==> onyx: inputs <==
## lascon_top
module lascon_top #(
    parameter int LASCON_VARIANT = 0
)(
    input  logic                                clk,
    input  logic                                rst,
    input  logic [2:0]                          mode_i,      
    input  logic [31:0]                         xof_len_i,   
    input  logic                                start_i,     
    input  logic                                abort_i,     
    output logic                                busy_o,      
    output logic                                done_o,      
    output logic                                tag_fail_o,  
    input  logic [63:0]                         s_axis_tdata,   
    input  logic [7:0]                          s_axis_tkeep,   
    input  logic [3:0]                          s_axis_tuser,   
    input  logic                                s_axis_tlast,   
    input  logic                                s_axis_tvalid,  
    output logic                                s_axis_tready,  
    output logic [63:0]                         m_axis_tdata,   
    output logic [7:0]                          m_axis_tkeep,   
    output logic [3:0]                          m_axis_tuser,   
    output logic                                m_axis_tlast,   
  ...
export LEC_CHECK = 0
export CAP_MARGIN = 15
export CELL_PAD_IN_SITES_DETAIL_PLACEMENT = 2
export CELL_PAD_IN_SITES_GLOBAL_PLACEMENT = 2
export CORE_ASPECT_RATIO = 0.68
export CORE_MARGIN = 2
export CORE_UTILIZATION = 26
export CTS_CLUSTER_DIAMETER = 332
export CTS_CLUSTER_SIZE = 36
export GPL_TIMING_DRIVEN = 0
export MAX_ROUTING_LAYER = met4
export MIN_ROUTING_LAYER = met2
export SLEW_MARGIN = 10
create_clock -name core_clock -period 7.0 [get_ports {clk}]
run.sh (not shown) runs the stock make flow with config.mk's settings and CLKGATE_MAP_FILE=.
==> amber: changes against onyx <==
CAP_MARGIN = 20   (was 15)
CELL_PAD_IN_SITES_DETAIL_PLACEMENT = default   (was 2)
CELL_PAD_IN_SITES_GLOBAL_PLACEMENT = default   (was 2)
CORE_ASPECT_RATIO = default   (was 0.68)
CORE_UTILIZATION = 43   (was 26)
CTS_CLUSTER_DIAMETER = default   (was 332)
CTS_CLUSTER_SIZE = default   (was 36)
GPL_TIMING_DRIVEN = default   (was 0)
MAX_ROUTING_LAYER = default   (was met4)
MIN_ROUTING_LAYER = default   (was met2)
SETUP_SLACK_MARGIN = 0.3   (was default)
SLEW_MARGIN = 20   (was 10)
==> flow/constraint.sdc (replaced) <==
create_clock -name core_clock -period 4.35 [get_ports {clk}]
set_input_delay 0.8700 -clock core_clock [delete_from_list [all_inputs] [get_ports {clk}]]
set_output_delay 0.8700 -clock core_clock [all_outputs]
set_load 0.01 [all_outputs]
==> cedar: changes against onyx <==
CAP_MARGIN = 20   (was 15)
CELL_PAD_IN_SITES_DETAIL_PLACEMENT = default   (was 2)
CELL_PAD_IN_SITES_GLOBAL_PLACEMENT = default   (was 2)
CORE_ASPECT_RATIO = default   (was 0.68)
CORE_UTILIZATION = 71   (was 26)
CTS_CLUSTER_DIAMETER = default   (was 332)
CTS_CLUSTER_SIZE = 35   (was 36)
GPL_TIMING_DRIVEN = default   (was 0)
MAX_ROUTING_LAYER = default   (was met4)
MIN_ROUTING_LAYER = default   (was met2)
PLACE_DENSITY = 0.81   (was default)
SLEW_MARGIN = 20   (was 10)
==> flow/constraint.sdc (replaced) <==
create_clock -name core_clock -period 6.48 [get_ports {clk}]
set_input_delay 1.2960 -clock core_clock [delete_from_list [all_inputs] [get_ports {clk}]]
set_output_delay 1.2960 -clock core_clock [all_outputs]
set_load 0.01 [all_outputs]
==> qor summary <==
metric	cedar	amber	onyx
Status	did not finish	complete, but fails checks	did not finish
Stage where the flow stopped	global routing (5_1_grt)	-	global routing (5_1_grt)
Layout check failures	-	negative setup slack	-
Height of the die	267 um	342 um	363 um
Max clock buf depth	3	3	3
Chip area	0.0715 mm^2	0.117 mm^2	0.193 mm^2
Core Region	0.0686 mm^2	0.114 mm^2	0.188 mm^2
Number of warnings issued by yosys	8	8	8
Number of gates given a new drive strength after cts	12	513	437
Global placement routability congestion	1.37	1.14	1.34
Die width	267 um	342 um	532 um
Cts hold-fix bufs	0	0	0
Cell total after placement	7199	8297	8738
Setup slack after placement	-158 ps	-1670 ps	-2840 ps
Count of input and output buffers	199	199	195
Standard-cell rows	96	124	131
Cell area after synthesis	0.0492 mm^2	0.0492 mm^2	0.0492 mm^2
Clock Sink Count	532	532	532
Placed instance area	0.0559 mm^2	0.0627 mm^2	0.0579 mm^2
Max H-tree Level	3	3	1
Setup Buffers After CTS	4	81	100
Number of nets at floorplan	6093	6093	6093
Total clock buffers created by CTS	66	75	18
Half-perimeter wire length after placement	186000 um	240000 um	377000 um
Share of the core filled by cells before placement	71.8%	43.2%	26.2%
I/O Pins	200	200	200

==> garnet: inputs <==
lascon_top again, from the RTL that the note above started with.
clock: 5.44 ns
lec_check: 0
cap_margin: 35
cell_pad_in_sites_detail_placement: 0
core_margin: 2
core_utilization: 65
cts_cluster_diameter: 362
cts_cluster_size: 51
gpl_timing_driven: 1
slew_margin: 20
tns_end_percent: 5
==> quartz (differences from garnet) <==
CAP_MARGIN = 20   (was 35)
CELL_PAD_IN_SITES_DETAIL_PLACEMENT = default   (was 0)
CORE_UTILIZATION = 16   (was 65)
CTS_CLUSTER_DIAMETER = default   (was 362)
CTS_CLUSTER_SIZE = default   (was 51)
GPL_TIMING_DRIVEN = default   (was 1)
SETUP_SLACK_MARGIN = 0.3   (was default)
TNS_END_PERCENT = default   (was 5)
==> flow/constraint.sdc (replaced) <==
create_clock -name core_clock -period 6.76 [get_ports {clk}]
set_input_delay 1.3520 -clock core_clock [delete_from_list [all_inputs] [get_ports {clk}]]
set_output_delay 1.3520 -clock core_clock [all_outputs]
set_load 0.01 [all_outputs]
==> qor.yml <==
status: "complete, no violations"
htree_levels: 3
die_area_sq_um: 312200
cts_setup_buffers: 12
grt_usage_pct: 18.70
pre_cts_ws_ns: -0.5346
gp_congestion: 1.083
fp_util_pct: 16.09
the above is filed under quartz

==> qor.yml <==
cts_resized: 252
fp_util_pct: 65.92
stop_stage: "global routing (5_1_grt)"
gp_congestion: 1.292
dpl_cell_area_sq_um: 57830
grt_usage_pct: 69.27
status: "aborted with a tool error"
run.stop_error: "[ERROR GRT-0116] Global routing finished with congestion. Check the congestion regions in the DRC Viewer."
pre_cts_ws_ns: -0.7570
cts_setup_buffers: 30
the above is filed under garnet


==> inputs of run D <==
Starting RTL as in the previous note.
## lascon_top
module lascon_top #(
    parameter int LASCON_VARIANT = 0
)(
    input  logic                                clk,
    input  logic                                rst,
    input  logic [2:0]                          mode_i,      
    input  logic [31:0]                         xof_len_i,   
    input  logic                                start_i,     
    input  logic                                abort_i,     
    output logic                                busy_o,      
    output logic                                done_o,      
    output logic                                tag_fail_o,  
    input  logic [63:0]                         s_axis_tdata,   
    input  logic [7:0]                          s_axis_tkeep,   
    input  logic [3:0]                          s_axis_tuser,   
    input  logic                                s_axis_tlast,   
    input  logic                                s_axis_tvalid,  
  ...
clock: 9.61 ns
lec_check: 0
abc_area: 1
cap_margin: 15
cell_pad_in_sites_detail_placement: 2
cell_pad_in_sites_global_placement: 0
core_aspect_ratio: 0.68
core_margin: 10
core_utilization: 26
cts_cluster_diameter: 332
cts_cluster_size: 36
gpl_timing_driven: 1
max_routing_layer: met4
min_routing_layer: met2
setup_slack_margin: -0.44
slew_margin: 0
==> run X (differences from run D) <==
==> flow/config.mk (replaced) <==
export PLATFORM = sky130hd
export DESIGN_NAME = lascon_top
export DESIGN_NICKNAME = lascon_top
export VERILOG_FILES = /design/flow/design.v
export SDC_FILE = /design/flow/constraint.sdc
export NUM_CORES = 4
export LEC_CHECK = 0
export CAP_MARGIN = 20
export CORE_MARGIN = 2
export CORE_UTILIZATION = 59
export SETUP_SLACK_MARGIN = 1.34
export SLEW_MARGIN = 20
==> flow/constraint.sdc (replaced) <==
create_clock -name core_clock -period 5.15 [get_ports {clk}]
set_input_delay 1.0300 -clock core_clock [delete_from_list [all_inputs] [get_ports {clk}]]
set_output_delay 1.0300 -clock core_clock [all_outputs]
set_load 0.01 [all_outputs]
==> run G (differences from run D) <==
==> flow/config.mk (replaced) <==
export PLATFORM = sky130hd
export DESIGN_NAME = lascon_top
export DESIGN_NICKNAME = lascon_top
export VERILOG_FILES = /design/flow/design.v
export SDC_FILE = /design/flow/constraint.sdc
export NUM_CORES = 4
export LEC_CHECK = 0
export CAP_MARGIN = 20
export CORE_MARGIN = 2
export CORE_UTILIZATION = 40
export SETUP_SLACK_MARGIN = 0.3
export SLEW_MARGIN = 20
==> flow/constraint.sdc (replaced) <==
create_clock -name core_clock -period 7.0 [get_ports {clk}]
set_input_delay 1.4000 -clock core_clock [delete_from_list [all_inputs] [get_ports {clk}]]
set_output_delay 1.4000 -clock core_clock [all_outputs]
set_load 0.01 [all_outputs]
==> run Z (differences from run D) <==
==> flow/config.mk (replaced) <==
export PLATFORM = sky130hd
export DESIGN_NAME = lascon_top
export DESIGN_NICKNAME = lascon_top
export VERILOG_FILES = /design/flow/design.v
export SDC_FILE = /design/flow/constraint.sdc
export NUM_CORES = 4
export LEC_CHECK = 0
export CAP_MARGIN = 35
export CELL_PAD_IN_SITES_DETAIL_PLACEMENT = 0
export CORE_MARGIN = 2
export CORE_UTILIZATION = 58
export GPL_TIMING_DRIVEN = 1
export SLEW_MARGIN = 20
export TNS_END_PERCENT = 5
==> flow/constraint.sdc (replaced) <==
create_clock -name core_clock -period 5.44 [get_ports {clk}]
set_input_delay 1.0880 -clock core_clock [delete_from_list [all_inputs] [get_ports {clk}]]
set_output_delay 1.0880 -clock core_clock [all_outputs]
set_load 0.01 [all_outputs]
==> git commit body <==
Refresh implementation metrics

- Global routing met2 resource utilization: between 70% and 80%
* Routability congestion estimate from global placement: ~1.1
- Recorded from the global router log, the overflow total was 0.
* Die x size: 355 microns
- Number of buffers inserted by post-CTS setup repair: 2
- On met3, the global router reports a usage of between 10% and 20%.
- CTS resizes: roughly 60
- The floorplan has between 100 and 150 rows.
* Layer with the highest usage after global routing: met2
* Number of instances in the placed design: slightly below 8000
- Combined area of all synthesized cells: just under 0.05 sq mm
* Placement-stage cell area: 0.0568 sq mm
- Core footprint: 0.122 sq mm
- In this run, CTS created clock tree buffers numbering approximately 74.
- Half-perimeter wire length after detailed placement: approximately 250000 microns
* Net count after synthesis: around 6000
- Post-synthesis area per instance: ~8.4 sq um
- The run finished with no timing, DRC or antenna violations.
# the run above: run G

==> git commit body <==
Log flow metrics for this revision

* Aggregate global routing overflow: 1362
- Stopped at: 5_1_grt
* Global routing met2 resource utilization: roughly 77%
- The core region is 0.188 sq mm.
* Routability congestion estimate from global placement: ~1.2
- In this run the cell area measured after placement is roughly 0.057 sq mm.
- Error message: [ERROR GRT-0116] Global routing finished with congestion. Check the congestion regions in the DRC Viewer.
- Die x size: about 550 microns
- Number of buffers created by CTS: 18
* Number of buffers inserted by post-CTS setup repair: 0
- Outcome: aborted with a tool error
# the run above: run D

==> git commit body <==
Refresh implementation metrics

- The run finished, with violations left.
- The checks that failed were negative setup slack.
- For this run, global-route usage on met2 was measured as approximately 84%.
- Post-synthesis area per instance: between 8 and 9 sq um
- Setup slack on the critical path of the routed design comes to -108 ps.
- Number of buffers created by CTS: approximately 70
- Endpoints with negative setup slack in the final report add up to 25.
* Core footprint: 0.0838 sq mm
- Placement-stage cell area: between 0.05 and 0.06 sq mm
* Number of buffers inserted by post-CTS setup repair: 33
* Number of rows in the core area: 106
- Net count after synthesis: between 6000 and 7000
- From left edge to right edge, the die measures between 200 and 300 microns.
* Number of instances in the placed design: 7704
- M3 GR Usage: a little under two fifths
# the run above: run Z

==> git commit body <==
Log flow metrics for this revision

- Counting the buffers created by CTS gives 67.
- Summed over all nets, the half-perimeter wirelength after detailed placement is roughly 210000 microns.
- For this run the aggregate overflow at the end of global routing stands at 286.
- The number of gates resized after CTS was 531.
- After synthesis the cells add up to 0.0492 sq mm.
* Routability congestion estimate from global placement: ~1.3
* Global routing met2 resource utilization: between 90% and 100%
* Net count after synthesis: about 6000
- In this run the horizontal extent of the chip is 293 microns.
- The run stopped with a tool error.
* Core footprint: about 0.082 sq mm
- The first error in the log reads "[ERROR GRT-0232] Routing congestion too high. Check the congestion heatmap in the GUI".
- The flow stopped in 5_1_grt.
- For this run, global-route usage on met3 was measured as 63.1%.
* Layer with the highest usage after global routing: met2
# the run above: run X

